==> flow/design.v <==
module MAC(  
  input         clock,  
  input  [7:0]  io_a,  
  input  [7:0]  io_b,  
  input  [15:0] io_c,  
  output [16:0] io_y  
);
  reg [7:0] rA;  
  reg [7:0] rB;  
  reg [15:0] rC;  
  wire [15:0] mult;  
  assign mult = $signed(rA) * $signed(rB);  
  assign io_y = $signed(rC) + $signed(mult);  
  always @(posedge clock) begin
    rA <= io_a;
    rB <= io_b;
    rC <= io_c;
  end
endmodule
module Adder(  
  input         clock,  
  input  [16:0] io_a,  
  input  [16:0] io_b,  
  output [17:0] io_y  
);
  reg [16:0] rA;  
  reg [16:0] rB;  
  assign io_y = $signed(rA) + $signed(rB);  
  always @(posedge clock) begin
    rA <= io_a;
    rB <= io_b;
  end
endmodule
module Adder_8(  
  input         clock,  
  input  [17:0] io_a,  
  input  [17:0] io_b,  
  output [18:0] io_y  
);
  reg [17:0] rA;  
  reg [17:0] rB;  
  assign io_y = $signed(rA) + $signed(rB);  
  always @(posedge clock) begin
    rA <= io_a;
    rB <= io_b;
  end
endmodule
module Adder_12(  
  input         clock,  
  input  [18:0] io_a,  
  input  [18:0] io_b,  
  output [19:0] io_y  
);
  reg [18:0] rA;  
  reg [18:0] rB;  
  assign io_y = $signed(rA) + $signed(rB);  
  always @(posedge clock) begin
    rA <= io_a;
    rB <= io_b;
  end
endmodule
module Adder_14(  
  input         clock,  
  input  [19:0] io_a,  
  input  [19:0] io_b,  
  output [20:0] io_y  
);
  reg [19:0] rA;  
  reg [19:0] rB;  
  assign io_y = $signed(rA) + $signed(rB);  
  always @(posedge clock) begin
    rA <= io_a;
    rB <= io_b;
  end
endmodule
module DotProduct(  
  input         clock,  
  input  [7:0]  io_a_0,
  input  [7:0]  io_a_1,
  input  [7:0]  io_a_2,
  input  [7:0]  io_a_3,
  input  [7:0]  io_a_4,
  input  [7:0]  io_a_5,
  input  [7:0]  io_a_6,
  input  [7:0]  io_a_7,
  input  [7:0]  io_a_8,
  input  [7:0]  io_a_9,
  input  [7:0]  io_a_10,
  input  [7:0]  io_a_11,
  input  [7:0]  io_a_12,
  input  [7:0]  io_a_13,
  input  [7:0]  io_a_14,
  input  [7:0]  io_a_15,
  input  [7:0]  io_b_0,  
  input  [7:0]  io_b_1,  
  input  [7:0]  io_b_2,  
  input  [7:0]  io_b_3,  
  input  [7:0]  io_b_4,  
  input  [7:0]  io_b_5,  
  input  [7:0]  io_b_6,  
  input  [7:0]  io_b_7,  
  input  [7:0]  io_b_8,  
  input  [7:0]  io_b_9,  
  input  [7:0]  io_b_10,  
  input  [7:0]  io_b_11,  
  input  [7:0]  io_b_12,  
  input  [7:0]  io_b_13,  
  input  [7:0]  io_b_14,  
  input  [7:0]  io_b_15,  
  output [20:0] io_y  
);
  wire  m_0_clock;  
  wire [7:0] m_0_io_a;  
  wire [7:0] m_0_io_b;  
  wire [15:0] m_0_io_c;  
  wire [16:0] m_0_io_y;  
  wire  m_1_clock;  
  wire [7:0] m_1_io_a;  
  wire [7:0] m_1_io_b;  
  wire [15:0] m_1_io_c;  
  wire [16:0] m_1_io_y;  
  wire  m_2_clock;  
  wire [7:0] m_2_io_a;  
  wire [7:0] m_2_io_b;  
  wire [15:0] m_2_io_c;  
  wire [16:0] m_2_io_y;  
  wire  m_3_clock;  
  wire [7:0] m_3_io_a;  
  wire [7:0] m_3_io_b;  
  wire [15:0] m_3_io_c;  
  wire [16:0] m_3_io_y;  
  wire  m_4_clock;  
  wire [7:0] m_4_io_a;  
  wire [7:0] m_4_io_b;  
  wire [15:0] m_4_io_c;  
  wire [16:0] m_4_io_y;  
  wire  m_5_clock;  
  wire [7:0] m_5_io_a;  
  wire [7:0] m_5_io_b;  
  wire [15:0] m_5_io_c;  
  wire [16:0] m_5_io_y;  
  wire  m_6_clock;  
  wire [7:0] m_6_io_a;  
  wire [7:0] m_6_io_b;  
  wire [15:0] m_6_io_c;  
  wire [16:0] m_6_io_y;  
  wire  m_7_clock;  
  wire [7:0] m_7_io_a;  
  wire [7:0] m_7_io_b;  
  wire [15:0] m_7_io_c;  
  wire [16:0] m_7_io_y;  
  wire  m_8_clock;  
  wire [7:0] m_8_io_a;  
  wire [7:0] m_8_io_b;  
  wire [15:0] m_8_io_c;  
  wire [16:0] m_8_io_y;  
  wire  m_9_clock;  
  wire [7:0] m_9_io_a;  
  wire [7:0] m_9_io_b;  
  wire [15:0] m_9_io_c;  
  wire [16:0] m_9_io_y;  
  wire  m_10_clock;  
  wire [7:0] m_10_io_a;  
  wire [7:0] m_10_io_b;  
  wire [15:0] m_10_io_c;  
  wire [16:0] m_10_io_y;  
  wire  m_11_clock;  
  wire [7:0] m_11_io_a;  
  wire [7:0] m_11_io_b;  
  wire [15:0] m_11_io_c;  
  wire [16:0] m_11_io_y;  
  wire  m_12_clock;  
  wire [7:0] m_12_io_a;  
  wire [7:0] m_12_io_b;  
  wire [15:0] m_12_io_c;  
  wire [16:0] m_12_io_y;  
  wire  m_13_clock;  
  wire [7:0] m_13_io_a;  
  wire [7:0] m_13_io_b;  
  wire [15:0] m_13_io_c;  
  wire [16:0] m_13_io_y;  
  wire  m_14_clock;  
  wire [7:0] m_14_io_a;  
  wire [7:0] m_14_io_b;  
  wire [15:0] m_14_io_c;  
  wire [16:0] m_14_io_y;  
  wire  m_15_clock;  
  wire [7:0] m_15_io_a;  
  wire [7:0] m_15_io_b;  
  wire [15:0] m_15_io_c;  
  wire [16:0] m_15_io_y;  
  wire  a_0_0_clock;  
  wire [16:0] a_0_0_io_a;  
  wire [16:0] a_0_0_io_b;  
  wire [17:0] a_0_0_io_y;  
  wire  a_0_1_clock;  
  wire [16:0] a_0_1_io_a;  
  wire [16:0] a_0_1_io_b;  
  wire [17:0] a_0_1_io_y;  
  wire  a_0_2_clock;  
  wire [16:0] a_0_2_io_a;  
  wire [16:0] a_0_2_io_b;  
  wire [17:0] a_0_2_io_y;  
  wire  a_0_3_clock;  
  wire [16:0] a_0_3_io_a;  
  wire [16:0] a_0_3_io_b;  
  wire [17:0] a_0_3_io_y;  
  wire  a_0_4_clock;  
  wire [16:0] a_0_4_io_a;  
  wire [16:0] a_0_4_io_b;  
  wire [17:0] a_0_4_io_y;  
  wire  a_0_5_clock;  
  wire [16:0] a_0_5_io_a;  
  wire [16:0] a_0_5_io_b;  
  wire [17:0] a_0_5_io_y;  
  wire  a_0_6_clock;  
  wire [16:0] a_0_6_io_a;  
  wire [16:0] a_0_6_io_b;  
  wire [17:0] a_0_6_io_y;  
  wire  a_0_7_clock;  
  wire [16:0] a_0_7_io_a;  
  wire [16:0] a_0_7_io_b;  
  wire [17:0] a_0_7_io_y;  
  wire  a_1_0_clock;  
  wire [17:0] a_1_0_io_a;  
  wire [17:0] a_1_0_io_b;  
  wire [18:0] a_1_0_io_y;  
  wire  a_1_1_clock;  
  wire [17:0] a_1_1_io_a;  
  wire [17:0] a_1_1_io_b;  
  wire [18:0] a_1_1_io_y;  
  wire  a_1_2_clock;  
  wire [17:0] a_1_2_io_a;  
  wire [17:0] a_1_2_io_b;  
  wire [18:0] a_1_2_io_y;  
  wire  a_1_3_clock;  
  wire [17:0] a_1_3_io_a;  
  wire [17:0] a_1_3_io_b;  
  wire [18:0] a_1_3_io_y;  
  wire  a_2_0_clock;  
  wire [18:0] a_2_0_io_a;  
  wire [18:0] a_2_0_io_b;  
  wire [19:0] a_2_0_io_y;  
  wire  a_2_1_clock;  
  wire [18:0] a_2_1_io_a;  
  wire [18:0] a_2_1_io_b;  
  wire [19:0] a_2_1_io_y;  
  wire  a_3_0_clock;  
  wire [19:0] a_3_0_io_a;  
  wire [19:0] a_3_0_io_b;  
  wire [20:0] a_3_0_io_y;  
  MAC m_0 (  
    .clock(m_0_clock),
    .io_a(m_0_io_a),
    .io_b(m_0_io_b),
    .io_c(m_0_io_c),
    .io_y(m_0_io_y)
  );
  MAC m_1 (  
    .clock(m_1_clock),
    .io_a(m_1_io_a),
    .io_b(m_1_io_b),
    .io_c(m_1_io_c),
    .io_y(m_1_io_y)
  );
  MAC m_2 (  
    .clock(m_2_clock),
    .io_a(m_2_io_a),
    .io_b(m_2_io_b),
    .io_c(m_2_io_c),
    .io_y(m_2_io_y)
  );
  MAC m_3 (  
    .clock(m_3_clock),
    .io_a(m_3_io_a),
    .io_b(m_3_io_b),
    .io_c(m_3_io_c),
    .io_y(m_3_io_y)
  );
  MAC m_4 (  
    .clock(m_4_clock),
    .io_a(m_4_io_a),
    .io_b(m_4_io_b),
    .io_c(m_4_io_c),
    .io_y(m_4_io_y)
  );
  MAC m_5 (  
    .clock(m_5_clock),
    .io_a(m_5_io_a),
    .io_b(m_5_io_b),
    .io_c(m_5_io_c),
    .io_y(m_5_io_y)
  );
  MAC m_6 (  
    .clock(m_6_clock),
    .io_a(m_6_io_a),
    .io_b(m_6_io_b),
    .io_c(m_6_io_c),
    .io_y(m_6_io_y)
  );
  MAC m_7 (  
    .clock(m_7_clock),
    .io_a(m_7_io_a),
    .io_b(m_7_io_b),
    .io_c(m_7_io_c),
    .io_y(m_7_io_y)
  );
  MAC m_8 (  
    .clock(m_8_clock),
    .io_a(m_8_io_a),
    .io_b(m_8_io_b),
    .io_c(m_8_io_c),
    .io_y(m_8_io_y)
  );
  MAC m_9 (  
    .clock(m_9_clock),
    .io_a(m_9_io_a),
    .io_b(m_9_io_b),
    .io_c(m_9_io_c),
    .io_y(m_9_io_y)
  );
  MAC m_10 (  
    .clock(m_10_clock),
    .io_a(m_10_io_a),
    .io_b(m_10_io_b),
    .io_c(m_10_io_c),
    .io_y(m_10_io_y)
  );
  MAC m_11 (  
    .clock(m_11_clock),
    .io_a(m_11_io_a),
    .io_b(m_11_io_b),
    .io_c(m_11_io_c),
    .io_y(m_11_io_y)
  );
  MAC m_12 (  
    .clock(m_12_clock),
    .io_a(m_12_io_a),
    .io_b(m_12_io_b),
    .io_c(m_12_io_c),
    .io_y(m_12_io_y)
  );
  MAC m_13 (  
    .clock(m_13_clock),
    .io_a(m_13_io_a),
    .io_b(m_13_io_b),
    .io_c(m_13_io_c),
    .io_y(m_13_io_y)
  );
  MAC m_14 (  
    .clock(m_14_clock),
    .io_a(m_14_io_a),
    .io_b(m_14_io_b),
    .io_c(m_14_io_c),
    .io_y(m_14_io_y)
  );
  MAC m_15 (  
    .clock(m_15_clock),
    .io_a(m_15_io_a),
    .io_b(m_15_io_b),
    .io_c(m_15_io_c),
    .io_y(m_15_io_y)
  );
  Adder a_0_0 (  
    .clock(a_0_0_clock),
    .io_a(a_0_0_io_a),
    .io_b(a_0_0_io_b),
    .io_y(a_0_0_io_y)
  );
  Adder a_0_1 (  
    .clock(a_0_1_clock),
    .io_a(a_0_1_io_a),
    .io_b(a_0_1_io_b),
    .io_y(a_0_1_io_y)
  );
  Adder a_0_2 (  
    .clock(a_0_2_clock),
    .io_a(a_0_2_io_a),
    .io_b(a_0_2_io_b),
    .io_y(a_0_2_io_y)
  );
  Adder a_0_3 (  
    .clock(a_0_3_clock),
    .io_a(a_0_3_io_a),
    .io_b(a_0_3_io_b),
    .io_y(a_0_3_io_y)
  );
  Adder a_0_4 (  
    .clock(a_0_4_clock),
    .io_a(a_0_4_io_a),
    .io_b(a_0_4_io_b),
    .io_y(a_0_4_io_y)
  );
  Adder a_0_5 (  
    .clock(a_0_5_clock),
    .io_a(a_0_5_io_a),
    .io_b(a_0_5_io_b),
    .io_y(a_0_5_io_y)
  );
  Adder a_0_6 (  
    .clock(a_0_6_clock),
    .io_a(a_0_6_io_a),
    .io_b(a_0_6_io_b),
    .io_y(a_0_6_io_y)
  );
  Adder a_0_7 (  
    .clock(a_0_7_clock),
    .io_a(a_0_7_io_a),
    .io_b(a_0_7_io_b),
    .io_y(a_0_7_io_y)
  );
  Adder_8 a_1_0 (  
    .clock(a_1_0_clock),
    .io_a(a_1_0_io_a),
    .io_b(a_1_0_io_b),
    .io_y(a_1_0_io_y)
  );
  Adder_8 a_1_1 (  
    .clock(a_1_1_clock),
    .io_a(a_1_1_io_a),
    .io_b(a_1_1_io_b),
    .io_y(a_1_1_io_y)
  );
  Adder_8 a_1_2 (  
    .clock(a_1_2_clock),
    .io_a(a_1_2_io_a),
    .io_b(a_1_2_io_b),
    .io_y(a_1_2_io_y)
  );
  Adder_8 a_1_3 (  
    .clock(a_1_3_clock),
    .io_a(a_1_3_io_a),
    .io_b(a_1_3_io_b),
    .io_y(a_1_3_io_y)
  );
  Adder_12 a_2_0 (  
    .clock(a_2_0_clock),
    .io_a(a_2_0_io_a),
    .io_b(a_2_0_io_b),
    .io_y(a_2_0_io_y)
  );
  Adder_12 a_2_1 (  
    .clock(a_2_1_clock),
    .io_a(a_2_1_io_a),
    .io_b(a_2_1_io_b),
    .io_y(a_2_1_io_y)
  );
  Adder_14 a_3_0 (  
    .clock(a_3_0_clock),
    .io_a(a_3_0_io_a),
    .io_b(a_3_0_io_b),
    .io_y(a_3_0_io_y)
  );
  assign io_y = a_3_0_io_y;  
  assign m_0_clock = clock;  
  assign m_0_io_a = io_a_0;  
  assign m_0_io_b = io_b_0;  
  assign m_0_io_c = 16'sh0;  
  assign m_1_clock = clock;  
  assign m_1_io_a = io_a_1;  
  assign m_1_io_b = io_b_1;  
  assign m_1_io_c = 16'sh0;  
  assign m_2_clock = clock;  
  assign m_2_io_a = io_a_2;  
  assign m_2_io_b = io_b_2;  
  assign m_2_io_c = 16'sh0;  
  assign m_3_clock = clock;  
  assign m_3_io_a = io_a_3;  
  assign m_3_io_b = io_b_3;  
  assign m_3_io_c = 16'sh0;  
  assign m_4_clock = clock;  
  assign m_4_io_a = io_a_4;  
  assign m_4_io_b = io_b_4;  
  assign m_4_io_c = 16'sh0;  
  assign m_5_clock = clock;  
  assign m_5_io_a = io_a_5;  
  assign m_5_io_b = io_b_5;  
  assign m_5_io_c = 16'sh0;  
  assign m_6_clock = clock;  
  assign m_6_io_a = io_a_6;  
  assign m_6_io_b = io_b_6;  
  assign m_6_io_c = 16'sh0;  
  assign m_7_clock = clock;  
  assign m_7_io_a = io_a_7;  
  assign m_7_io_b = io_b_7;  
  assign m_7_io_c = 16'sh0;  
  assign m_8_clock = clock;  
  assign m_8_io_a = io_a_8;  
  assign m_8_io_b = io_b_8;  
  assign m_8_io_c = 16'sh0;  
  assign m_9_clock = clock;  
  assign m_9_io_a = io_a_9;  
  assign m_9_io_b = io_b_9;  
  assign m_9_io_c = 16'sh0;  
  assign m_10_clock = clock;  
  assign m_10_io_a = io_a_10;  
  assign m_10_io_b = io_b_10;  
  assign m_10_io_c = 16'sh0;  
  assign m_11_clock = clock;  
  assign m_11_io_a = io_a_11;  
  assign m_11_io_b = io_b_11;  
  assign m_11_io_c = 16'sh0;  
  assign m_12_clock = clock;  
  assign m_12_io_a = io_a_12;  
  assign m_12_io_b = io_b_12;  
  assign m_12_io_c = 16'sh0;  
  assign m_13_clock = clock;  
  assign m_13_io_a = io_a_13;  
  assign m_13_io_b = io_b_13;  
  assign m_13_io_c = 16'sh0;  
  assign m_14_clock = clock;  
  assign m_14_io_a = io_a_14;  
  assign m_14_io_b = io_b_14;  
  assign m_14_io_c = 16'sh0;  
  assign m_15_clock = clock;  
  assign m_15_io_a = io_a_15;  
  assign m_15_io_b = io_b_15;  
  assign m_15_io_c = 16'sh0;  
  assign a_0_0_clock = clock;  
  assign a_0_0_io_a = m_0_io_y;  
  assign a_0_0_io_b = m_1_io_y;  
  assign a_0_1_clock = clock;  
  assign a_0_1_io_a = m_2_io_y;  
  assign a_0_1_io_b = m_3_io_y;  
  assign a_0_2_clock = clock;  
  assign a_0_2_io_a = m_4_io_y;  
  assign a_0_2_io_b = m_5_io_y;  
  assign a_0_3_clock = clock;  
  assign a_0_3_io_a = m_6_io_y;  
  assign a_0_3_io_b = m_7_io_y;  
  assign a_0_4_clock = clock;  
  assign a_0_4_io_a = m_8_io_y;  
  assign a_0_4_io_b = m_9_io_y;  
  assign a_0_5_clock = clock;  
  assign a_0_5_io_a = m_10_io_y;  
  assign a_0_5_io_b = m_11_io_y;  
  assign a_0_6_clock = clock;  
  assign a_0_6_io_a = m_12_io_y;  
  assign a_0_6_io_b = m_13_io_y;  
  assign a_0_7_clock = clock;  
  assign a_0_7_io_a = m_14_io_y;  
  assign a_0_7_io_b = m_15_io_y;  
  assign a_1_0_clock = clock;  
  assign a_1_0_io_a = a_0_0_io_y;  
  assign a_1_0_io_b = a_0_1_io_y;  
  assign a_1_1_clock = clock;  
  assign a_1_1_io_a = a_0_2_io_y;  
  assign a_1_1_io_b = a_0_3_io_y;  
  assign a_1_2_clock = clock;  
  assign a_1_2_io_a = a_0_4_io_y;  
  assign a_1_2_io_b = a_0_5_io_y;  
  assign a_1_3_clock = clock;  
  assign a_1_3_io_a = a_0_6_io_y;  
  assign a_1_3_io_b = a_0_7_io_y;  
  assign a_2_0_clock = clock;  
  assign a_2_0_io_a = a_1_0_io_y;  
  assign a_2_0_io_b = a_1_1_io_y;  
  assign a_2_1_clock = clock;  
  assign a_2_1_io_a = a_1_2_io_y;  
  assign a_2_1_io_b = a_1_3_io_y;  
  assign a_3_0_clock = clock;  
  assign a_3_0_io_a = a_2_0_io_y;  
  assign a_3_0_io_b = a_2_1_io_y;  
endmodule
==> flow/run.sh <==
#!/bin/bash
# the make line also repeats each setting of config.mk as NAME=value (left out here)
make -C /OpenROAD-flow-scripts/flow DESIGN_CONFIG=/design/flow/config.mk WORK_HOME=/design/flow/orfs CLKGATE_MAP_FILE= finish
==> flow/config.mk <==
export PLATFORM = sky130hd
export DESIGN_NAME = DotProduct
export DESIGN_NICKNAME = DotProduct
export VERILOG_FILES = /design/flow/design.v
export SDC_FILE = /design/flow/constraint.sdc
export NUM_CORES = 4
export LEC_CHECK = 0
export CAP_MARGIN = 20
export CORE_MARGIN = 2
export CORE_UTILIZATION = 40
export SLEW_MARGIN = 20
==> flow/constraint.sdc <==
create_clock -name core_clock -period 3.0 [get_ports {clock}]
set_input_delay 0.6000 -clock core_clock [delete_from_list [all_inputs] [get_ports {clock}]]
set_output_delay 0.6000 -clock core_clock [all_outputs]
set_load 0.01 [all_outputs]
==> metrics.sh, run 1 <==
SWITCHING_POWER_SHARE_OF_THE_TOTAL_PCT=42.74
LAYOUT-AREA-OVERHEAD-VS-SYNTH_PCT=32.65
YOSYSUNIQUECELLTYPES=74
YOSYS.CELL_COUNT.TOP_TYPE='sky130_fd_sc_hd__inv_1'
YS_TOP_CELLS_BY_COUNT='sky130_fd_sc_hd__inv_1, sky130_fd_sc_hd__fa_1, sky130_fd_sc_hd__dfxtp_1'
CRIT_PATH_MAX_INCR_DELAY_NS=0.55
HOLD_PATH_END='m_7.rA[6]'
DESIGN_AREA_MM2=0.08798
YS_CELLS=6888
YOSYS.AREA_SHARE.SIMPLE_PCT=14.45
YOSYS_AREA_MM2=0.06632
R2R_CELLS=17
GRT_PASS1_VIAS=52147
POST-ROUTE-WORST-SETUP-SLACK_NS=-1.088
FINALWEIGHTEDCONGESTION=0.8785
HOLD_CLASS='in2reg'
GRT_OVERFLOW_TOTAL=0
WORST_SETUP_HOLD_PATH_CLK_SLEW_NS=0.06
POST_SYNTH_INST_COUNT=6888
CLK-INSERTION-DELAY-LATE_NS=0.71
MIN_PATH_CELLS=1
ANT_NETS=0
PWR-SHARE-CLK_PCT=11.7
GRT_MAX_DEGREE=15
SYNTH.CELLMIX.COMPOUNDSHARE_PCT=8.129
DRT_DRC_VIOLATIONS_LEFT=0
CLOCK_TREE_FROM_TRITONCTS='done'
BOUNDARY_PINS=278
CRIT_SLOWEST_CELL='sky130_fd_sc_hd__fa_1'
TIMING.FINAL.MAX_SLEW_VIOLATIONS=0
FAILED_LAYOUT_CHECKS='setup timing'
POWERDENSITY_mW_PER_MM2=1159
DIE-AREA_MM2=0.1691
MAX_SLEW_MARGIN_PCT=56.85
LAYOUT.FILLER_CELLS=14698
LAUNCHING_INSTANCE_OR_PORT_OF_THE_CRITICAL_PATH='m_12.rA[6]'
CRIT-REG2REG-LAUNCH='m_12.rA[6]'
SYNTH_FLOP_COUNT=758
POWERSEQ_W=0.0167
CP.ARRIVAL_NS=4.66
REQUIRED_TIME_OF_THE_CRITICAL_PATH_NS=3.57
TIMING.SETUP.CRITICAL_PATH_CLASS='reg2reg'
CLK_ROOT_BUFFER_CELL='sky130_fd_sc_hd__clkbuf_16'
DIEWIDTH_UM=411.2
XOR_AREA_SHARE_PCT=5.414
VIAS=48979
POSTCTSHOLDBUFS=0
TOTAL_SWITCHING_POWER_W=0.04357
YOSYS.STAT.SEQSHARE_PCT=22.88
CRIT_BUF_INV=5
SYNTHESIS.NETS=8755
SYNTH.COMB.LARGEST_FAMILY='adder cells'
CRIT_PATH_END_KIND='flip-flop'
NUMPLACEDINSTANCES=10163
PWR-SHARE-COMB_PCT=71.9
WORSTREG2REGEND='a_0_6.rA[14]'
POWER.LARGEST_GROUP='combinational cells'
MAX_CAP_VIOL_COUNT=0
CLOCK_POWER_W=0.0119
YOSYS-MUX-AREA-FRACTION_PCT=0.3886
SETUP_SLACK_OF_THE_WORST_REGISTER_TO_REGISTER_PATH_NS=-1.09
CRITICAL_PATH.TOP_DELAY_FAMILY='adder cells'
CELLINTERNALPOWER_W=0.05837
STD_CELL_ROWS=149
SERIES_OF_CELL_INSTANCES_ALONG_THE_CRITICAL_PATH='and2_4 > fa_1 > inv_2 > fa_1 > inv_2 > fa_1 > inv_2 > fa_1 > inv_2 > ha_4 > o21ai_4 > a21boi_2 > o21ai_2 > a21oi_2 > buf_4 > o2111ai_1 > nand4_1'
STDCELL_COUNT=10436
CLOCK_TREE.BUFFER_DEPTH=3
CP.DEPTH=17
FIRST_ITER_VIOLATIONS=1891
SYNTH.CELL_AREA_MM2=0.06632
INITIAL_ANTENNA_VIOLATION_COUNT=9
YOSYS-TOP-CELLS-AREA='sky130_fd_sc_hd__fa_1, sky130_fd_sc_hd__dfxtp_1, sky130_fd_sc_hd__ha_1, sky130_fd_sc_hd__inv_1, sky130_fd_sc_hd__and2_1'
CORE_REGION_AREA_MM2=0.1648
SYNTH.YOSYS.WARNINGS=5
MAXCLOCKFREQUENCY_MHz=244.6
GRT_FIRST_PASS_WIRELENGTH_MM=260.6
VIAS_PER_CELL=4.693
FLOORPLAN.DIE.HEIGHT_UM=411.2
CLOCK_TREE.HTREE_LEVEL_COUNT=3
DRT_WL_TOTAL_MM=156.7
RSZ0062_AT_GRT='yes'
CLOCK_SINKS=758
FF_TYPE='sky130_fd_sc_hd__dfxtp_1'
CRIT_PATH_START_KIND='flip-flop'
POWER.IR.VDD_WORST_uV=1179
NETLIST.TOP_CELL.BY_AREA='sky130_fd_sc_hd__fa_1'
PORT-BUFFER-COUNT=277
TOTAL_SETUP_VIOLATIONS_REPORTED_AT_THE_END_OF_THE_FLOW=191
SYNTH-ASYNC-RESET-RATIO_PCT=0
DRT_PRE_ANTENNA_ITERS=7
OPENROAD.WARNINGS=29
SYN_AVG_CELL_AREA_UM2=9.629
FLOORPLANUTILIZATION_PCT=40.24
POWER_FRAC_SEQ_PCT=16.4
SYNTHADDERAREAFRAC_PCT=40.50
CP-ENDPOINT='a_0_6.rA[14]'
OUTCOME='complete, but fails checks'
FIN_CRIT_NS=4.088
FINAL_NET_COUNT=10036
HP_START='io_a_7[6]'
FINALHOLDVIOLCOUNT=0
ENABLE_FLOP_CELLS=0
CLOCK_SKEW_NS=0.02222
FINALCLOCKPERIODUSAGE_PCT=136.3
SYNTHDOMINANTCELLAREASHARE_PCT=27.02
PRE_CTS_WS_NS=-1.169
WORST_SLEW_PIN_SLEW_NS=0.6417
LEAKAGEPOWER_nW=41.12
GLOBALROUTETOTALUTIL_PCT=18.89
PLACED_CELL_AREA_MM2=0.07947
COMB_PWR_W=0.0733
CTS-BUFFERS-INSERTED=94
DP_HPWL_MM=126.7
WORST-PATH-MAX-FANOUT=7
AVGROUTEDWIREPERCELL_UM=15.01
per-layer routing:
layer	wire length (µm)	global-route usage [%]	vias up
li1	-	-	24168
met1	72070	25.57	23936
met2	75100	31.83	674
met3	5718	2.580	199
met4	3745	4.604	2
met5	13	0	-
final cells by class:
type | instances | area, µm² | area share, %
multi-input combinational | 4676 | 50320 | 57.20
sequential | 758 | 15870 | 18.03
timing repair buffer | 1191 | 10340 | 11.75
inverter | 1448 | 5448 | 6.192
tap | 2189 | 2739 | 3.113
clock buffer | 113 | 2524 | 2.869
clock inverter | 60 | 737.0 | 0.8377
antenna | 1 | 2.502 | 0.002844
metrics by stage:
stage / TNS [ns] / utilization, % / hold slack (ns) / total power (W)
6_report: -122.47 / 53.38 / 0.3153 / 0.1019
5_1_grt: -146.83 / 53.38 / 0.2652 / 0.1115
4_1_cts: -122.58 / 51.98 / 0.2471 / 0.09887
3_5_place_dp: -126.37 / 48.22 / 0.4440 / 0.08190
3_3_place_gp: -122.53 / 48.22 / 0.4387 / 0.08112
2_1_floorplan: -73.30 / - / 0.4200 / 0.05963
what timing repair did:
| action | in CTS | in global routing |
|---|---|---|
| buffers inserted | 79 | 92 |
| gates resized | 836 | 507 |
| hold endpoints to repair | 0 | 0 |
| pin swaps | 337 | 337 |
| endpoints found under the setup margin | 196 | 195 |
==> run 2, diff against run 1 <==
CORE_UTILIZATION = 10   (was 40)
clock period = 5.22 ns   (was 3.0 ns; I/O delays follow)
==> metrics.sh, run 2 <==
CRIT_SLOWEST_CELL='sky130_fd_sc_hd__clkdlybuf4s50_1'
GLOBALROUTETOTALUTIL_PCT=5.388
POWERDENSITY_mW_PER_MM2=610.2
SYNTH.CELL_AREA_MM2=0.06632
DRT_DRC_VIOLATIONS_LEFT=0
CLOCK_POWER_W=0.00776
YS_CELLS=6888
CORE_REGION_AREA_MM2=0.6618
CRIT_PATH_END_KIND='output pin'
CRITICAL_PATH.TOP_DELAY_FAMILY='AND-OR/OR-AND gates'
CLK_ROOT_BUFFER_CELL='sky130_fd_sc_hd__clkbuf_16'
SYNTH_FLOP_COUNT=758
MIN_PATH_CELLS=1
SYN_AVG_CELL_AREA_UM2=9.629
ENABLE_FLOP_CELLS=0
DESIGN_AREA_MM2=0.08390
TIMING.FINAL.MAX_SLEW_VIOLATIONS=0
POWERSEQ_W=0.00966
CP.DEPTH=9
WORST-PATH-MAX-FANOUT=3
LEAKAGEPOWER_nW=36.08
SYNTHDOMINANTCELLAREASHARE_PCT=27.02
SYNTH.CELLMIX.COMPOUNDSHARE_PCT=8.129
CP-ENDPOINT='io_y[9]'
ANT_NETS=0
COMB_PWR_W=0.0338
FF_TYPE='sky130_fd_sc_hd__dfxtp_1'
YOSYS.STAT.SEQSHARE_PCT=22.88
TIMING.SETUP.TNS_NS=0
CLOCK_SINKS=758
CRIT_PATH_MAX_INCR_DELAY_NS=0.69
STD_CELL_ROWS=299
CLOCK_TREE_FROM_TRITONCTS='done'
SYNTHESIS.NETS=8755
HP_START='a_2_0.rA[0]'
REQUIRED_TIME_OF_THE_CRITICAL_PATH_NS=4.18
YOSYS.CELL_COUNT.TOP_TYPE='sky130_fd_sc_hd__inv_1'
POWER.LARGEST_GROUP='combinational cells'
MAXCLOCKFREQUENCY_MHz=204.8
POWER.IR.VDD_WORST_uV=510.5
CLOCK_SKEW_NS=0.04106
CELLINTERNALPOWER_W=0.02696
PWR-SHARE-CLK_PCT=15.1
CLOCK_TREE.BUFFER_DEPTH=4
SERIES_OF_CELL_INSTANCES_ALONG_THE_CRITICAL_PATH='ha_1 > a211oi_1 > o21ai_0 > a21oi_1 > o21bai_1 > a21o_1 > nor3_1 > a311o_1 > clkdlybuf4s50_1'
SYNTH.YOSYS.WARNINGS=5
GRT_MAX_DEGREE=15
POST_SYNTH_INST_COUNT=6888
SYNTH.COMB.LARGEST_FAMILY='adder cells'
CLK-INSERTION-DELAY-LATE_NS=0.85
FIN_CRIT_NS=4.884
DP_HPWL_MM=152.8
BOUNDARY_PINS=278
WORSTREG2REGEND='a_0_3.rA[15]'
HOLD_PATH_END='a_3_0.rA[0]'
YOSYS-MUX-AREA-FRACTION_PCT=0.3886
SYNTHADDERAREAFRAC_PCT=40.50
STDCELL_COUNT=16121
PORT-BUFFER-COUNT=277
LAUNCHING_INSTANCE_OR_PORT_OF_THE_CRITICAL_PATH='a_3_0.rB[1]'
FLOORPLANUTILIZATION_PCT=10.02
OUTCOME='timing/DRC/antenna clean'
R2R_CELLS=11
CRIT-REG2REG-LAUNCH='m_6.rB[2]'
GRT_PASS1_VIAS=47812
YOSYS.AREA_SHARE.SIMPLE_PCT=14.45
GRT_OVERFLOW_TOTAL=0
FINALWEIGHTEDCONGESTION=0.7886
NETLIST.TOP_CELL.BY_AREA='sky130_fd_sc_hd__fa_1'
DIE-AREA_MM2=0.6698
SWITCHING_POWER_SHARE_OF_THE_TOTAL_PCT=47.34
TOTAL_SWITCHING_POWER_W=0.02423
DRT_PRE_ANTENNA_ITERS=8
RSZ0062_AT_GRT='no'
HOLD_CLASS='reg2reg'
TOTAL_SETUP_VIOLATIONS_REPORTED_AT_THE_END_OF_THE_FLOW=0
MAX_CAP_VIOL_COUNT=0
YOSYSUNIQUECELLTYPES=74
CTS-BUFFERS-INSERTED=108
WORST_SETUP_HOLD_PATH_CLK_SLEW_NS=0.06
LAYOUT-AREA-OVERHEAD-VS-SYNTH_PCT=26.50
CP.ARRIVAL_NS=3.84
WORST_SLEW_PIN_SLEW_NS=1.128
DRT_WL_TOTAL_MM=180.1
OPENROAD.WARNINGS=26
VIAS_PER_CELL=2.820
TIMING.SETUP.CRITICAL_PATH_CLASS='reg2out'
CRIT_PATH_START_KIND='flip-flop'
VIAS=45466
POWER_FRAC_SEQ_PCT=18.9
FINALCLOCKPERIODUSAGE_PCT=93.55
NUMPLACEDINSTANCES=15902
FIRST_ITER_VIOLATIONS=1828
PLACED_CELL_AREA_MM2=0.08011
SYNTH-ASYNC-RESET-RATIO_PCT=0
CRIT_BUF_INV=1
YOSYS_AREA_MM2=0.06632
FINAL_NET_COUNT=9150
YS_TOP_CELLS_BY_COUNT='sky130_fd_sc_hd__inv_1, sky130_fd_sc_hd__fa_1, sky130_fd_sc_hd__dfxtp_1'
XOR_AREA_SHARE_PCT=5.414
PWR-SHARE-COMB_PCT=66.0
AVGROUTEDWIREPERCELL_UM=11.17
INITIAL_ANTENNA_VIOLATION_COUNT=38
SETUP_SLACK_OF_THE_WORST_REGISTER_TO_REGISTER_PATH_NS=0.52
YOSYS-TOP-CELLS-AREA='sky130_fd_sc_hd__fa_1, sky130_fd_sc_hd__dfxtp_1, sky130_fd_sc_hd__ha_1, sky130_fd_sc_hd__inv_1, sky130_fd_sc_hd__and2_1'
POSTCTSHOLDBUFS=0
DIEWIDTH_UM=818.4
FINALHOLDVIOLCOUNT=0
MAX_SLEW_MARGIN_PCT=24.50
CLOCK_TREE.HTREE_LEVEL_COUNT=3
GRT_FIRST_PASS_WIRELENGTH_MM=278.8
FLOORPLAN.DIE.HEIGHT_UM=818.4
## run 2: layout make-up
| cell class | instances | area, µm² |
|---|---|---|
| timing repair buffer | 291 | 2888 |
| antenna | 23 | 57.56 |
| sequential | 758 | 15170 |
| multi-input combinational | 4676 | 45710 |
| clock buffer | 130 | 2957 |
| clock inverter | 66 | 757.0 |
| tap | 8729 | 10920 |
| inverter | 1448 | 5435 |
| fill | 74944 | 577900 |
## run 2: stage by stage
step | setup WS (ns) | util (%) | hold WS, ns | power [W]
final | 0.3365 | 12.68 | 0.4443 | 0.05119
after CTS | 0.007702 | 12.67 | 0.4468 | 0.05264
after floorplan | 0.9981 | - | 0.4200 | 0.03249
after detailed placement | 0.5017 | 12.11 | 0.4341 | 0.04426
after global routing | 0.06793 | 12.67 | 0.4706 | 0.05669
after global placement | 0.3629 | 12.11 | 0.4343 | 0.04394
## run 2: repair_timing
action / CTS / global route
resized: 0 / 2
endpoints found under the hold margin: 0 / 0
setup buffers: 0 / 0
endpoints found under the setup margin: 0 / 2
## run 2: routing by layer
metal / vias to the layer above / share of wire, % / GRT usage [%]
li1: 22455 / - / -
met1: 22187 / 46 / 7.102
met2: 598 / 46 / 8.891
met3: 220 / 4.7 / 0.9913
met4: 6 / 3.2 / 1.669
met5: - / 0.024 / 0
==> run 3, diff against run 2 <==
ABC_AREA = 0   (was unset)
CAP_MARGIN = 0   (was 20)
CELL_PAD_IN_SITES_DETAIL_PLACEMENT = 1   (was unset)
CELL_PAD_IN_SITES_GLOBAL_PLACEMENT = 0   (was unset)
CORE_ASPECT_RATIO = 0.52   (was unset)
CORE_UTILIZATION = 63   (was 10)
CTS_CLUSTER_SIZE = 18   (was unset)
GPL_TIMING_DRIVEN = 0   (was unset)
PLACE_DENSITY_LB_ADDON = 0.26   (was unset)
SETUP_SLACK_MARGIN = 0.1   (was unset)
TNS_END_PERCENT = 40   (was unset)
clock period = 4.13 ns   (was 5.22 ns; I/O delays follow)
==> metrics.sh, run 3 <==
YOSYS.STAT.SEQSHARE_PCT=22.88
YOSYS-MUX-AREA-FRACTION_PCT=0.3886
BOUNDARY_PINS=278
FINALWEIGHTEDCONGESTION=0.8857
SYNTH.COMB.LARGEST_FAMILY='adder cells'
SYNTHADDERAREAFRAC_PCT=40.50
FLOORPLAN.DIE.HEIGHT_UM=238.0
FLOORPLANUTILIZATION_PCT=63.83
SYNTH.YOSYS.WARNINGS=5
OUTCOME='did not finish'
YOSYS.CELL_COUNT.TOP_TYPE='sky130_fd_sc_hd__inv_1'
ERROR_LINE='[ERROR DPL-0033] detailed placement checks failed during check placement.'
NETLIST.TOP_CELL.BY_AREA='sky130_fd_sc_hd__fa_1'
YOSYS_AREA_MM2=0.06632
SYNTHESIS.NETS=8755
PLACED_CELL_AREA_MM2=0.07088
PORT-BUFFER-COUNT=277
SYNTH.CELLMIX.COMPOUNDSHARE_PCT=8.129
YOSYS-TOP-CELLS-AREA='sky130_fd_sc_hd__fa_1, sky130_fd_sc_hd__dfxtp_1, sky130_fd_sc_hd__ha_1, sky130_fd_sc_hd__inv_1, sky130_fd_sc_hd__and2_1'
YOSYSUNIQUECELLTYPES=74
POST_SYNTH_INST_COUNT=6888
YOSYS.AREA_SHARE.SIMPLE_PCT=14.45
LAST-STAGE-REACHED='clock tree synthesis (4_1_cts)'
XOR_AREA_SHARE_PCT=5.414
SYNTHDOMINANTCELLAREASHARE_PCT=27.02
DP_HPWL_MM=189.3
SYN_AVG_CELL_AREA_UM2=9.629
SYNTH-ASYNC-RESET-RATIO_PCT=0
ENABLE_FLOP_CELLS=0
SYNTH.CELL_AREA_MM2=0.06632
NUMPLACEDINSTANCES=8557
YS_CELLS=6888
YS_TOP_CELLS_BY_COUNT='sky130_fd_sc_hd__inv_1, sky130_fd_sc_hd__fa_1, sky130_fd_sc_hd__dfxtp_1'
DIEWIDTH_UM=453.9
SYNTH_FLOP_COUNT=758
STD_CELL_ROWS=85
FF_TYPE='sky130_fd_sc_hd__dfxtp_1'
DIE-AREA_MM2=0.1080
CORE_REGION_AREA_MM2=0.1039
[run 3: stage by stage]
step	setup slack [ns]	hold slack, ns	TNS [ns]	power (W)	util, %
2_1_floorplan	0.05537	0.4200	0	0.04118	-
3_3_place_gp	-0.4950	0.4386	-11.66	0.05015	68.21
3_5_place_dp	-0.9893	0.4312	-36.90	0.05695	68.21
==> run 4, diff against run 3 <==
ABC_AREA = unset   (was 0)
CAP_MARGIN = 30   (was 0)
CELL_PAD_IN_SITES_DETAIL_PLACEMENT = unset   (was 1)
CELL_PAD_IN_SITES_GLOBAL_PLACEMENT = unset   (was 0)
CORE_ASPECT_RATIO = unset   (was 0.52)
CORE_UTILIZATION = 72   (was 63)
CTS_CLUSTER_DIAMETER = 270   (was unset)
CTS_CLUSTER_SIZE = unset   (was 18)
GPL_TIMING_DRIVEN = unset   (was 0)
HOLD_SLACK_MARGIN = 0.3   (was unset)
MAX_ROUTING_LAYER = met4   (was unset)
PLACE_DENSITY_LB_ADDON = unset   (was 0.26)
SETUP_SLACK_MARGIN = unset   (was 0.1)
TNS_END_PERCENT = unset   (was 40)
clock period = 3.2 ns   (was 4.13 ns; I/O delays follow)
==> metrics.sh, run 4 <==
FLOORPLANUTILIZATION_PCT=72.46
DIE-AREA_MM2=0.09456
SYNTH.YOSYS.WARNINGS=5
SYNTHESIS.NETS=8755
SYNTHADDERAREAFRAC_PCT=40.50
SYNTH_FLOP_COUNT=758
YS_CELLS=6888
CORE_REGION_AREA_MM2=0.09152
YOSYS-TOP-CELLS-AREA='sky130_fd_sc_hd__fa_1, sky130_fd_sc_hd__dfxtp_1, sky130_fd_sc_hd__ha_1, sky130_fd_sc_hd__inv_1, sky130_fd_sc_hd__and2_1'
GLOBALROUTETOTALUTIL_PCT=70.22
ENABLE_FLOP_CELLS=0
CLOCK_TREE.BUFFER_DEPTH=3
ERROR_LINE='[ERROR GRT-0232] Routing congestion too high. Check the congestion heatmap in the GUI.'
YOSYS.AREA_SHARE.SIMPLE_PCT=14.45
CLOCK_TREE.HTREE_LEVEL_COUNT=3
NETLIST.TOP_CELL.BY_AREA='sky130_fd_sc_hd__fa_1'
PRE_CTS_WS_NS=-1.015
YOSYS-MUX-AREA-FRACTION_PCT=0.3886
YOSYS_AREA_MM2=0.06632
BOUNDARY_PINS=278
SYNTHDOMINANTCELLAREASHARE_PCT=27.02
GRT_OVERFLOW_TOTAL=17
NUMPLACEDINSTANCES=9063
STD_CELL_ROWS=111
YOSYS.CELL_COUNT.TOP_TYPE='sky130_fd_sc_hd__inv_1'
YS_TOP_CELLS_BY_COUNT='sky130_fd_sc_hd__inv_1, sky130_fd_sc_hd__fa_1, sky130_fd_sc_hd__dfxtp_1'
OUTCOME='did not finish'
SYNTH-ASYNC-RESET-RATIO_PCT=0
SYNTH.CELL_AREA_MM2=0.06632
CTS-BUFFERS-INSERTED=87
FINALWEIGHTEDCONGESTION=0.9245
SYNTH.COMB.LARGEST_FAMILY='adder cells'
LAST-STAGE-REACHED='global routing (5_1_grt)'
FLOORPLAN.DIE.HEIGHT_UM=307.5
YOSYSUNIQUECELLTYPES=74
DP_HPWL_MM=124.2
YOSYS.STAT.SEQSHARE_PCT=22.88
CLOCK_SINKS=758
FF_TYPE='sky130_fd_sc_hd__dfxtp_1'
DIEWIDTH_UM=307.5
SYNTH.CELLMIX.COMPOUNDSHARE_PCT=8.129
SYN_AVG_CELL_AREA_UM2=9.629
PORT-BUFFER-COUNT=277
XOR_AREA_SHARE_PCT=5.414
POST_SYNTH_INST_COUNT=6888
CLK_ROOT_BUFFER_CELL='sky130_fd_sc_hd__clkbuf_16'
[run 4: timing repair]
| action | in CTS |
|---|---|
| pin swaps | 444 |
| setup buffers | 142 |
| hold buffers | 0 |
| gates resized | 942 |
| endpoints found under the setup margin | 186 |
[run 4: metrics by stage]
| step | TNS, ns | cell area (µm²) | hold WS (ns) |
|---|---|---|---|
| 2_1_floorplan | -46.15 | 67820 | 0.4200 |
| 3_3_place_gp | -80.00 | 77430 | 0.4343 |
| 3_5_place_dp | -92.45 | 77430 | 0.4449 |
| 4_1_cts | -85.19 | 84380 | 0.3569 |
[run 4: layer usage]
metal  track usage, %  GRT overflow
met3            47.02             3
met4            71.33            11
met2            91.60             3
met1            66.52             0
met5                -             -
==> run 5, diff against run 4 <==
CAP_MARGIN = 5   (was 30)
CORE_UTILIZATION = 58   (was 72)
CTS_CLUSTER_DIAMETER = unset   (was 270)
GPL_TIMING_DRIVEN = 1   (was unset)
HOLD_SLACK_MARGIN = unset   (was 0.3)
MAX_ROUTING_LAYER = unset   (was met4)
PLACE_DENSITY = 0.53   (was unset)
SLEW_MARGIN = 40   (was 20)
clock period = 5.5 ns   (was 3.2 ns; I/O delays follow)
==> metrics.sh, run 5 <==
NETLIST.TOP_CELL.BY_AREA='sky130_fd_sc_hd__fa_1'
ENABLE_FLOP_CELLS=0
TOTAL_POWER_W=0.04465
CLK-INSERTION-DELAY-LATE_NS=0.70
FINALCLOCKPERIODUSAGE_PCT=89.34
TIMING.SETUP.TNS_NS=0
ANT_NETS=0
DIE-AREA_MM2=0.1171
VIAS_PER_CELL=5.067
SYNTH-ASYNC-RESET-RATIO_PCT=0
WORSTREG2REGEND='a_0_7.rA[15]'
POWER.LARGEST_GROUP='combinational cells'
WORST_SETUP_HOLD_PATH_CLK_SLEW_NS=0.06
POST_SYNTH_INST_COUNT=6888
FIN_HOLD_WS_NS=0.4314
GRT_OVERFLOW_TOTAL=0
TIMING.SETUP.CRITICAL_PATH_CLASS='reg2out'
HOLD_PATH_END='a_1_1.rA[0]'
CRIT_BUF_INV=2
POWERSEQ_W=0.00895
CLOCK_SKEW_NS=0.02825
STDCELL_COUNT=8837
FINALHOLDVIOLCOUNT=0
CTS-RESIZED-GATES=0
FF_TYPE='sky130_fd_sc_hd__dfxtp_1'
PORT-BUFFER-COUNT=277
POWER.IR.VDD_WORST_uV=426.7
CRIT_SLOWEST_CELL='sky130_fd_sc_hd__clkdlybuf4s50_1'
MAXCLOCKFREQUENCY_MHz=203.5
HOLD_CLASS='reg2reg'
CRIT_PATH_END_KIND='output pin'
OUTCOME='timing/DRC/antenna clean'
SYN_AVG_CELL_AREA_UM2=9.629
SYNTH.YOSYS.WARNINGS=5
FIN_CRIT_NS=4.914
WORST_SLEW_PIN_SLEW_NS=0.8323
YOSYS-MUX-AREA-FRACTION_PCT=0.3886
DIEWIDTH_UM=342.2
CLOCK_TREE.HTREE_LEVEL_COUNT=3
YOSYS.AREA_SHARE.SIMPLE_PCT=14.45
GLOBALROUTETOTALUTIL_PCT=23.69
YS_CELLS=6888
POSTCTSHOLDBUFS=0
CLOCK_TREE_FROM_TRITONCTS='done'
YOSYS.STAT.SEQSHARE_PCT=22.88
RSZ0062_AT_GRT='no'
YOSYS.CELL_COUNT.TOP_TYPE='sky130_fd_sc_hd__inv_1'
CLOCK_SINKS=758
CTS_POST_SETUP_BUFFERS_INSERTED=0
CP.DEPTH=11
YOSYS_AREA_MM2=0.06632
TOTAL_SWITCHING_POWER_W=0.01985
SERIES_OF_CELL_INSTANCES_ALONG_THE_CRITICAL_PATH='ha_1 > inv_1 > fa_1 > nor2b_1 > o21ai_0 > a21boi_1 > o221ai_2 > o21ai_1 > a21oi_1 > o211ai_1 > clkdlybuf4s50_1'
CLOCK_POWER_W=0.00637
CORE_REGION_AREA_MM2=0.1139
FLOORPLANUTILIZATION_PCT=58.24
SYNTH_FLOP_COUNT=758
CRITICAL_PATH.TOP_DELAY_FAMILY='AND-OR/OR-AND gates'
CTS-BUFFERS-INSERTED=89
SYNTH.COMB.LARGEST_FAMILY='adder cells'
CRIT-REG2REG-LAUNCH='m_14.rB[3]'
MIN_PATH_CELLS=1
CRIT_PATH_MAX_INCR_DELAY_NS=0.75
YOSYS-TOP-CELLS-AREA='sky130_fd_sc_hd__fa_1, sky130_fd_sc_hd__dfxtp_1, sky130_fd_sc_hd__ha_1, sky130_fd_sc_hd__inv_1, sky130_fd_sc_hd__and2_1'
PWR-SHARE-CLK_PCT=14.3
FINAL_NET_COUNT=9117
FIRST_ITER_VIOLATIONS=1942
YS_TOP_CELLS_BY_COUNT='sky130_fd_sc_hd__inv_1, sky130_fd_sc_hd__fa_1, sky130_fd_sc_hd__dfxtp_1'
AVGROUTEDWIREPERCELL_UM=15.06
XOR_AREA_SHARE_PCT=5.414
SETUP_SLACK_OF_THE_WORST_REGISTER_TO_REGISTER_PATH_NS=0.93
YOSYSUNIQUECELLTYPES=74
SYNTHDOMINANTCELLAREASHARE_PCT=27.02
MAX_CAP_VIOL_COUNT=0
TOTAL_SETUP_VIOLATIONS_REPORTED_AT_THE_END_OF_THE_FLOW=0
LAYOUT-AREA-OVERHEAD-VS-SYNTH_PCT=11.81
GRT_MAX_DEGREE=15
COMB_PWR_W=0.0293
SWITCHING_POWER_SHARE_OF_THE_TOTAL_PCT=44.47
DRT_PRE_ANTENNA_ITERS=5
CP-ENDPOINT='io_y[16]'
HP_START='a_0_2.rA[0]'
FINALWEIGHTEDCONGESTION=0.8707
GRT_PASS1_VIAS=45978
INITIAL_ANTENNA_VIOLATION_COUNT=1
CRIT_PATH_START_KIND='flip-flop'
NUMPLACEDINSTANCES=8671
SYNTHESIS.NETS=8755
REQUIRED_TIME_OF_THE_CRITICAL_PATH_NS=4.40
SYNTH.CELLMIX.COMPOUNDSHARE_PCT=8.129
VIAS=44776
PWR-SHARE-COMB_PCT=65.7
WORST-PATH-MAX-FANOUT=4
BOUNDARY_PINS=278
DRT_DRC_VIOLATIONS_LEFT=0
CLK_ROOT_BUFFER_CELL='sky130_fd_sc_hd__clkbuf_16'
FLOORPLAN.DIE.HEIGHT_UM=342.2
MAX_SLEW_MARGIN_PCT=44.11
R2R_CELLS=15
STD_CELL_ROWS=124
LEAKAGEPOWER_nW=35.77
POWERDENSITY_mW_PER_MM2=602.1
CLOCK_TREE.BUFFER_DEPTH=3
TIMING.FINAL.MAX_SLEW_VIOLATIONS=0
CELLINTERNALPOWER_W=0.02479
DP_HPWL_MM=110.4
CP.ARRIVAL_NS=3.81
POWER_FRAC_SEQ_PCT=20.1
LAUNCHING_INSTANCE_OR_PORT_OF_THE_CRITICAL_PATH='a_3_0.rB[0]'
DRT_WL_TOTAL_MM=133.1
SYNTHADDERAREAFRAC_PCT=40.50
GRT_FIRST_PASS_WIRELENGTH_MM=226.1
OPENROAD.WARNINGS=28
SYNTH.CELL_AREA_MM2=0.06632
-- run 5: stage by stage --
stage,setup WS (ns),utilization [%],instance area [µm²]
5_1_grt,0.3258,65.12,74150
6_report,0.5863,65.12,74160
3_5_place_dp,0.8136,62.31,70960
4_1_cts,0.5664,65.11,74140
3_3_place_gp,0.8083,62.31,70960
2_1_floorplan,1.278,-,66320
-- run 5: area by class of cell --
| cell class | instances | area [µm²] |
|---|---|---|
| Sequential cell | 758 | 15170 |
| Multi-Input combinational cell | 4676 | 45700 |
| Timing Repair Buffer | 277 | 2773 |
| Tap cell | 1512 | 1892 |
| Clock buffer | 116 | 2522 |
| Inverter | 1448 | 5435 |
| Clock inverter | 49 | 659.4 |
| Antenna cell | 1 | 2.502 |
| Fill cell | 9440 | 39720 |
-- run 5: per-layer routing --
metal / track usage (%) / vias up / share of wire [%]
li1: - / 22332 / -
met1: 33.00 / 21641 / 47
met2: 38.64 / 629 / 46
met3: 3.584 / 174 / 3.9
met4: 6.259 / 0 / 2.6
met5: 0 / - / 0
==> run 6, diff against run 5 <==
ABC_AREA = 1   (was unset)
CORE_MARGIN = 5   (was 2)
CORE_UTILIZATION = 15   (was 58)
HOLD_SLACK_MARGIN = -0.08   (was unset)
MIN_ROUTING_LAYER = met2   (was unset)
SETUP_SLACK_MARGIN = 0.05   (was unset)
TNS_END_PERCENT = 20   (was unset)
clock period = 6.59 ns   (was 5.5 ns; I/O delays follow)
==> metrics.sh, run 6 <==
WORST-PATH-MAX-FANOUT=4
SYNTH.COMB.LARGEST_FAMILY='adder cells'
CP-ENDPOINT='io_y[16]'
INITIAL_ANTENNA_VIOLATION_COUNT=0
LEAKAGEPOWER_nW=47.22
HP_START='a_0_4.rB[0]'
GLOBALROUTETOTALUTIL_PCT=11.92
FLOORPLANUTILIZATION_PCT=15.04
SEQCELLAREA_MM2=0.01517
LAYOUT.FILLER_CELLS=54730
YOSYS_AREA_MM2=0.07306
WORST_SETUP_HOLD_PATH_CLK_SLEW_NS=0.06
COMB_PWR_W=0.0285
SYNTH.YOSYS.WARNINGS=5
OUTCOME='timing/DRC/antenna clean'
MAX_CAP_VIOL_COUNT=0
MULTIINPUTGATEAREA_MM2=0.04701
CRIT_PATH_END_KIND='output pin'
DRT_DRC_VIOLATIONS_LEFT=0
FLOORPLAN.DIE.HEIGHT_UM=707.9
HOLD_CLASS='reg2reg'
TIMING.SETUP.CRITICAL_PATH_CLASS='reg2out'
GRT_PASS1_VIAS=89210
CELLINTERNALPOWER_W=0.02030
DIE-AREA_MM2=0.5011
CLOCK_TREE.HTREE_LEVEL_COUNT=3
CTS_POST_SETUP_BUFFERS_INSERTED=0
CP.DEPTH=12
CRIT_PATH_START_KIND='flip-flop'
YS_CELLS=9707
SYNTHESIS.NETS=11574
VIAS_PER_CELL=4.753
GRT_OVERFLOW_TOTAL=0
RSZ0062_AT_GRT='no'
LAUNCHING_INSTANCE_OR_PORT_OF_THE_CRITICAL_PATH='a_3_0.rA[1]'
NUMPLACEDINSTANCES=16194
WORSTREG2REGEND='a_0_3.rB[14]'
FIRST_ITER_VIOLATIONS=8340
TIMING.SETUP.TNS_NS=0
CLK_ROOT_BUFFER_CELL='sky130_fd_sc_hd__clkbuf_16'
CP_COMMON_CELL='sky130_fd_sc_hd__nand2_1'
PWR-SHARE-COMB_PCT=67.2
OPENROAD.WARNINGS=27
CLOCK_TREE_FROM_TRITONCTS='done'
GRT_FIRST_PASS_WIRELENGTH_MM=313.5
CTS-RESIZED-GATES=0
CTS-BUFFERS-INSERTED=110
HOLD_PATH_END='a_1_2.rA[0]'
ANT_NETS=0
YOSYS.STAT.SEQSHARE_PCT=20.77
FIN_HOLD_WS_NS=0.4543
STD_CELL_ROWS=256
ENABLE_FLOP_CELLS=0
CORE_REGION_AREA_MM2=0.4859
POWERDENSITY_mW_PER_MM2=486.8
SETUP_SLACK_OF_THE_WORST_REGISTER_TO_REGISTER_PATH_NS=2.16
MET2_GRT_UTIL_PCT=13.43
SWITCHING_POWER_SHARE_OF_THE_TOTAL_PCT=52.09
POWER.LARGEST_GROUP='combinational cells'
VIAS=78510
NETLIST.TOP_CELL.BY_AREA='sky130_fd_sc_hd__fa_1'
SYNTH-ASYNC-RESET-RATIO_PCT=0
CLOCK_SINKS=758
CLOCK_POWER_W=0.00616
TIMING.FINAL.MAX_SLEW_VIOLATIONS=0
SYNTH.CELLMIX.COMPOUNDSHARE_PCT=4.703
SYNTH_FLOP_COUNT=758
GR-USAGE-MET3_PCT=17.59
XOR_AREA_SHARE_PCT=3.441
STDCELL_COUNT=16517
DP_HPWL_MM=162.8
CLK-INSERTION-DELAY-LATE_NS=0.87
CRIT-REG2REG-LAUNCH='m_7.rB[2]'
YS_TOP_CELLS_BY_COUNT='sky130_fd_sc_hd__inv_1, sky130_fd_sc_hd__nand2_1, sky130_fd_sc_hd__fa_1'
FIN_CRIT_NS=4.775
POST_SYNTH_INST_COUNT=9707
YOSYS-MUX-AREA-FRACTION_PCT=0
DRT_PRE_ANTENNA_ITERS=10
YOSYS-TOP-CELLS-AREA='sky130_fd_sc_hd__fa_1, sky130_fd_sc_hd__dfxtp_1, sky130_fd_sc_hd__inv_1, sky130_fd_sc_hd__nand2_1, sky130_fd_sc_hd__ha_1'
CLOCK_SKEW_NS=0.07696
USE_MET1_PCT=0
TOTAL_SWITCHING_POWER_W=0.02207
BOUNDARY_PINS=278
LAYOUT-AREA-OVERHEAD-VS-SYNTH_PCT=19.14
FINALWEIGHTEDCONGESTION=0.8461
GRT_MAX_DEGREE=16
MAX_SLEW_MARGIN_PCT=44.44
YOSYSUNIQUECELLTYPES=36
POWERSEQ_W=0.00772
PWR-SHARE-CLK_PCT=14.5
DRT_WL_TOTAL_MM=198.3
CRIT_PATH_MAX_INCR_DELAY_NS=0.62
REQUIRED_TIME_OF_THE_CRITICAL_PATH_NS=5.27
POWER_FRAC_SEQ_PCT=18.2
CRITICAL_PATH.TOP_DELAY_FAMILY='buffers and inverters'
SYNTHADDERAREAFRAC_PCT=36.77
CRIT_BUF_INV=3
FINALHOLDVIOLCOUNT=0
CLOCK_TREE.BUFFER_DEPTH=4
FINAL_NET_COUNT=11723
CRIT_SLOWEST_CELL='sky130_fd_sc_hd__dfxtp_1'
FINALCLOCKPERIODUSAGE_PCT=72.47
MIN_PATH_CELLS=1
AVGROUTEDWIREPERCELL_UM=12.00
TOTAL_SETUP_VIOLATIONS_REPORTED_AT_THE_END_OF_THE_FLOW=0
YOSYS.AREA_SHARE.SIMPLE_PCT=19.37
PORT-BUFFER-COUNT=277
MAXCLOCKFREQUENCY_MHz=209.4
YOSYS.CELL_COUNT.TOP_TYPE='sky130_fd_sc_hd__inv_1'
SYN_AVG_CELL_AREA_UM2=7.526
SYNTHDOMINANTCELLAREASHARE_PCT=24.52
R2R_CELLS=12
WORST_SLEW_PIN_SLEW_NS=0.8326
DIEWIDTH_UM=707.9
SERIES_OF_CELL_INSTANCES_ALONG_THE_CRITICAL_PATH='inv_1 > fa_1 > inv_1 > nand3_1 > nand3_1 > nand2_1 > nand2_2 > nand2_1 > nand2_1 > nand2_1 > nand2_1 > clkdlybuf4s50_1'
GLOBALROUTE.BUSIESTLAYER='met3'
POSTCTSHOLDBUFS=0
POWER.IR.VDD_WORST_uV=252.8
CP.ARRIVAL_NS=3.46
FF_TYPE='sky130_fd_sc_hd__dfxtp_1'
SYNTH.CELL_AREA_MM2=0.07306
run 6: routing by layer:
layer	up-vias	wire (µm)
li1	28616	-
met1	30459	0
met2	18244	102500
met3	1164	86000
met4	27	8987
met5	-	745
run 6: per-stage QoR:
step                utilization, %  power (W)  area [µm²]  setup WS, ns
finish                       17.91    0.04237       87040         1.815
global route                 17.85    0.04786       86720         1.264
CTS                          17.84    0.04238       86690         1.651
detailed placement           17.09    0.03579       83020         2.323
global placement             17.08    0.03582       83000         2.262
floorplan                        -    0.02729       73060         2.632
run 6: cell type report:
cell class,instances,share of cell area (%)
clock buffer,125,3.308
antenna,129,0.3709
multi-input combinational,6040,54.01
inverter,2668,11.51
clock inverter,69,0.9085
sequential,758,17.43
tap,6450,9.272
timing repair buffer,278,3.194
==> run 7, diff against run 6 <==
ABC_AREA = unset   (was 1)
CAP_MARGIN = 20   (was 5)
CELL_PAD_IN_SITES_DETAIL_PLACEMENT = 0   (was unset)
CORE_ASPECT_RATIO = 0.93   (was unset)
CORE_MARGIN = 2   (was 5)
CORE_UTILIZATION = 63   (was 15)
CTS_CLUSTER_DIAMETER = 375   (was unset)
GPL_TIMING_DRIVEN = unset   (was 1)
HOLD_SLACK_MARGIN = unset   (was -0.08)
MAX_ROUTING_LAYER = met4   (was unset)
MIN_ROUTING_LAYER = met1   (was met2)
PLACE_DENSITY = unset   (was 0.53)
PLACE_DENSITY_LB_ADDON = 0.24   (was unset)
SETUP_SLACK_MARGIN = 2.04   (was 0.05)
SLEW_MARGIN = 20   (was 40)
TNS_END_PERCENT = 40   (was 20)
clock period = 7.03 ns   (was 6.59 ns; I/O delays follow)
==> metrics.sh, run 7 <==
POST_SYNTH_INST_COUNT=6888
HOLD_CLASS='reg2reg'
POWERSEQ_W=0.00699
COMB_PWR_W=0.0230
WORSTREG2REGEND='a_0_4.rB[15]'
YOSYS.AREA_SHARE.SIMPLE_PCT=14.45
POWERDENSITY_mW_PER_MM2=470.9
WORST_SETUP_HOLD_PATH_CLK_SLEW_NS=0.06
TIMING.FINAL.MAX_SLEW_VIOLATIONS=0
FLOORPLANUTILIZATION_PCT=63.70
YOSYS-TOP-CELLS-AREA='sky130_fd_sc_hd__fa_1, sky130_fd_sc_hd__dfxtp_1, sky130_fd_sc_hd__ha_1, sky130_fd_sc_hd__inv_1, sky130_fd_sc_hd__and2_1'
WORST_SLEW_PIN_SLEW_NS=0.8805
GRT_MAX_DEGREE=15
FIN_CRIT_NS=4.858
CLOCK_SKEW_NS=0.02909
SYNTH.CELLMIX.COMPOUNDSHARE_PCT=8.129
CLOCK_TREE_FROM_TRITONCTS='done'
FINALCLOCKPERIODUSAGE_PCT=69.10
ANT_NETS=0
SERIES_OF_CELL_INSTANCES_ALONG_THE_CRITICAL_PATH='ha_1 > or3_1 > or4_1 > o221ai_2 > o21ai_2 > buf_4 > a2111o_1 > o211ai_1 > buf_2'
FINAL_UTIL_PCT=71.07
CRIT-REG2REG-LAUNCH='m_9.rB[2]'
FIRST_ITER_VIOLATIONS=2370
TOTAL_SETUP_VIOLATIONS_REPORTED_AT_THE_END_OF_THE_FLOW=0
SYNTHESIS.NETS=8755
CTS-BUFFERS-INSERTED=87
GRT_OVERFLOW_TOTAL=0
LAYOUT.FILLER_CELLS=7818
CLOCK_SINKS=758
SYNTH.COMB.LARGEST_FAMILY='adder cells'
DIEWIDTH_UM=340.5
YS_TOP_CELLS_BY_COUNT='sky130_fd_sc_hd__inv_1, sky130_fd_sc_hd__fa_1, sky130_fd_sc_hd__dfxtp_1'
FLOORPLAN.DIE.HEIGHT_UM=316.9
CP.ARRIVAL_NS=3.45
YOSYS.CELL_COUNT.TOP_TYPE='sky130_fd_sc_hd__inv_1'
LAYOUT-AREA-OVERHEAD-VS-SYNTH_PCT=11.57
CLK-INSERTION-DELAY-LATE_NS=0.72
CP.DEPTH=9
POSTCTSHOLDBUFS=0
POWER.IR.VDD_WORST_uV=322.1
FINAL_NET_COUNT=9119
SYNTHADDERAREAFRAC_PCT=40.50
CP-ENDPOINT='io_y[16]'
SYNTHDOMINANTCELLAREASHARE_PCT=27.02
GRT_FIRST_PASS_WIRELENGTH_MM=230.4
CLK_ROOT_BUFFER_CELL='sky130_fd_sc_hd__clkbuf_16'
YS_CELLS=6888
MAXCLOCKFREQUENCY_MHz=205.9
MAX_SLEW_MARGIN_PCT=39.78
STD_CELL_ROWS=114
MET1WIRELENGTH_MM=61.04
MET2ROUTEDLENGTH_MM=64.68
SYN_AVG_CELL_AREA_UM2=9.629
CLOCK_POWER_W=0.00488
TOTAL_SWITCHING_POWER_W=0.01551
RSZ0062_AT_GRT='yes'
BOUNDARY_PINS=278
DRT_PRE_ANTENNA_ITERS=5
ENABLE_FLOP_CELLS=0
CRIT_BUF_INV=2
CELLINTERNALPOWER_W=0.01934
SYNTH.YOSYS.WARNINGS=5
NETLIST.TOP_CELL.BY_AREA='sky130_fd_sc_hd__fa_1'
POWER_FRAC_SEQ_PCT=20.1
VIAS_PER_CELL=5.266
SWITCHING_POWER_SHARE_OF_THE_TOTAL_PCT=44.51
GRT_PASS1_VIAS=47845
MAX_CAP_VIOL_COUNT=0
LEAKAGEPOWER_nW=35.78
YOSYS_AREA_MM2=0.06632
REQUIRED_TIME_OF_THE_CRITICAL_PATH_NS=5.62
YOSYSUNIQUECELLTYPES=74
SYNTH_FLOP_COUNT=758
TOTAL_POWER_W=0.03485
INITIAL_ANTENNA_VIOLATION_COUNT=5
OUTCOME='timing/DRC/antenna clean'
PORT-BUFFER-COUNT=277
FINALWEIGHTEDCONGESTION=0.9066
HP_START='a_0_1.rA[0]'
R2R_CELLS=15
LAUNCHING_INSTANCE_OR_PORT_OF_THE_CRITICAL_PATH='a_3_0.rB[8]'
TIMING.SETUP.CRITICAL_PATH_CLASS='reg2out'
CLOCK_TREE.HTREE_LEVEL_COUNT=3
PLACED_CELL_AREA_MM2=0.07081
GLOBALROUTETOTALUTIL_PCT=26.77
CRIT_SLOWEST_CELL='sky130_fd_sc_hd__or4_1'
SYNTH.CELL_AREA_MM2=0.06632
DP_HPWL_MM=109.5
TOP_SIG_LAYER='met4'
SETUP_SLACK_OF_THE_WORST_REGISTER_TO_REGISTER_PATH_NS=2.25
HOLD_PATH_END='a_1_0.rB[0]'
CRIT_PATH_START_KIND='flip-flop'
VIAS=45901
DRT_DRC_VIOLATIONS_LEFT=0
WORST-PATH-MAX-FANOUT=6
PWR-SHARE-COMB_PCT=65.9
CLOCK_TREE.BUFFER_DEPTH=3
YOSYS.STAT.SEQSHARE_PCT=22.88
AVGROUTEDWIREPERCELL_UM=15.40
DESIGN_AREA_MM2=0.07400
YOSYS-MUX-AREA-FRACTION_PCT=0.3886
FF_TYPE='sky130_fd_sc_hd__dfxtp_1'
DRT_WL_TOTAL_MM=134.2
OPENROAD.WARNINGS=28
WL_MET3_MM=5.259
CRITICAL_PATH.TOP_DELAY_FAMILY='AND-OR/OR-AND gates'
CORE_REGION_AREA_MM2=0.1041
SYNTH-ASYNC-RESET-RATIO_PCT=0
DIE-AREA_MM2=0.1079
MIN_PATH_CELLS=1
TIMING.SETUP.TNS_NS=0
POWER.LARGEST_GROUP='combinational cells'
CRIT_PATH_MAX_INCR_DELAY_NS=0.42
FINALHOLDVIOLCOUNT=0
PWR-SHARE-CLK_PCT=14.0
CRIT_PATH_END_KIND='output pin'
XOR_AREA_SHARE_PCT=5.414
[run 7: layout make-up]
class	instances	area, µm²	area share [%]
antenna	1	2.502	0.003382
clock buffer	113	2476	3.346
clock inverter	48	644.4	0.8708
inverter	1448	5435	7.345
multi-input combinational	4676	45730	61.79
sequential	758	15170	20.51
tap	1392	1742	2.354
timing repair buffer	281	2798	3.781
[run 7: metrics by stage]
stage	std cells	setup WS [ns]	hold slack (ns)
3_5_place_dp	8551	2.305	0.4312
4_1_cts	8713	1.878	0.4500
3_3_place_gp	8551	2.372	0.4305
6_report	8717	2.172	0.4526
5_1_grt	8717	1.992	0.4777
2_1_floorplan	6888	2.808	0.4200
[run 7: per-layer routing]
metal	global-route usage (%)	vias up
li1	-	22328
met5	-	-
met3	3.407	218
met1	35.41	22463
met2	43.81	892
met4	7.089	0
[run 7: repair_timing]
item | in CTS | in global routing
resized | 7 | 8
endpoints found under the setup margin | 7 | 10
pin swaps | 5 | 6
buffers inserted | 1 | 3
hold endpoints to repair | 0 | 0
No activity file was given, so power comes from the tool's default toggle rates.
